==> inputs of job 4279 <==
// axi_timer_averager
module axi_timer_averager #(
    parameter integer DEFAULT_SAMPLES_SERIE = 2,
    parameter integer S_AXI_LITE_DATA_WIDTH = 32  ,
    parameter integer S_AXI_LITE_ADDR_WIDTH = 32
) (
    input  logic                                 CLK               ,
    input  logic                                 RESETN            ,
    input  logic [    S_AXI_LITE_ADDR_WIDTH-1:0] S_AXI_LITE_AWADDR ,
    input  logic [                          2:0] S_AXI_LITE_AWPROT ,
    input  logic                                 S_AXI_LITE_AWVALID,
    output logic                                 S_AXI_LITE_AWREADY,
    input  logic [    S_AXI_LITE_DATA_WIDTH-1:0] S_AXI_LITE_WDATA  ,
    input  logic [(S_AXI_LITE_DATA_WIDTH/8)-1:0] S_AXI_LITE_WSTRB  ,
    input  logic                                 S_AXI_LITE_WVALID ,
    output logic                                 S_AXI_LITE_WREADY ,
    output logic [                          1:0] S_AXI_LITE_BRESP  ,
    output logic                                 S_AXI_LITE_BVALID ,
    input  logic                                 S_AXI_LITE_BREADY ,
    input  logic [    S_AXI_LITE_ADDR_WIDTH-1:0] S_AXI_LITE_ARADDR ,
    input  logic [                          2:0] S_AXI_LITE_ARPROT ,
    input  logic                                 S_AXI_LITE_ARVALID,
    output logic                                 S_AXI_LITE_ARREADY,
    output logic [    S_AXI_LITE_DATA_WIDTH-1:0] S_AXI_LITE_RDATA  ,
    output logic [                          1:0] S_AXI_LITE_RRESP  ,
    output logic                                 S_AXI_LITE_RVALID ,
    input  logic                                 S_AXI_LITE_RREADY ,
    output logic [                         31:0] MSMT_VALUE        ,
    output logic                                 MSMT_VALID        ,
    input  logic                                 INTR
);
Settings: LEC_CHECK=0, CAP_MARGIN=20, CELL_PAD_IN_SITES_DETAIL_PLACEMENT=1, CELL_PAD_IN_SITES_GLOBAL_PLACEMENT=2, CORE_MARGIN=2, CORE_UTILIZATION=40, GPL_ROUTABILITY_DRIVEN=1, SLEW_MARGIN=20; clock period 3.79 ns.
run.sh (not shown) runs the stock make flow with config.mk's settings and CLKGATE_MAP_FILE=.
==> job 587 (differences from job 4279) <==
Settings changed: ABC_AREA set to 1, CAP_MARGIN 20 to 40, CELL_PAD_IN_SITES_GLOBAL_PLACEMENT 2 to 3, CORE_MARGIN 2 to 6, CORE_UTILIZATION 40 to 23, CTS_CLUSTER_DIAMETER set to 373, GPL_TIMING_DRIVEN set to 1, MAX_ROUTING_LAYER set to met4, PLACE_DENSITY_LB_ADDON set to 0.27, SETUP_SLACK_MARGIN set to 0.87, TNS_END_PERCENT set to 40.
==> flow/constraint.sdc (replaced) <==
create_clock -name core_clock -period 5.44 [get_ports {CLK}]
set_input_delay 1.0880 -clock core_clock [delete_from_list [all_inputs] [get_ports {CLK}]]
set_output_delay 1.0880 -clock core_clock [all_outputs]
set_load 0.01 [all_outputs]
==> job 184 (differences from job 4279) <==
Settings changed: CELL_PAD_IN_SITES_DETAIL_PLACEMENT 1 to unset, CELL_PAD_IN_SITES_GLOBAL_PLACEMENT 2 to unset, CORE_MARGIN 2 to 5, CTS_CLUSTER_DIAMETER set to 33, CTS_CLUSTER_SIZE set to 43, GPL_ROUTABILITY_DRIVEN 1 to unset, GPL_TIMING_DRIVEN set to 0, MIN_ROUTING_LAYER set to met2, PLACE_DENSITY_LB_ADDON set to 0.29, SLEW_MARGIN 20 to 25.
==> flow/constraint.sdc (replaced) <==
create_clock -name core_clock -period 8.0 [get_ports {CLK}]
set_input_delay 1.6000 -clock core_clock [delete_from_list [all_inputs] [get_ports {CLK}]]
set_output_delay 1.6000 -clock core_clock [all_outputs]
set_load 0.01 [all_outputs]
==> results <==
metric	job 587	job 4279	job 184
Area taken by flip-flops and latches	8429 um2	8436 um2	-
Clock tree from TritonCTS	yes	yes	-
Clock transition at the registers of the reported paths	0.06 ns	0.06 ns	-
# Max-Cap Violations	0	0	-
Chip Footprint	146200 um2	73180 um2	76470 um2
Result of the run	no timing/DRC/antenna violations	no timing/DRC/antenna violations	did not finish
Failing step	-	-	5_1_grt
Chip width	382.3 um	270.5 um	276.5 um
Synthesized instance count	5365	3579	3579
Proportion of cell area occupied by registers	0.2284	0.2555	-
Mux frac, synth	0	0.05751	0.05751
Leak Pwr	14.96 nW	11.62 nW	-
Layout clock buffers	74	69	-
Placed wire-length estimate after detailed placement	151.4 mm	99.65 mm	162.1 mm
Inverters	589	29	-
Crit Path Category	reg2reg	reg2reg	-
Fin Hold WS	0.3839 ns	0.3841 ns	-
Power is estimated from default activity; no workload was simulated.
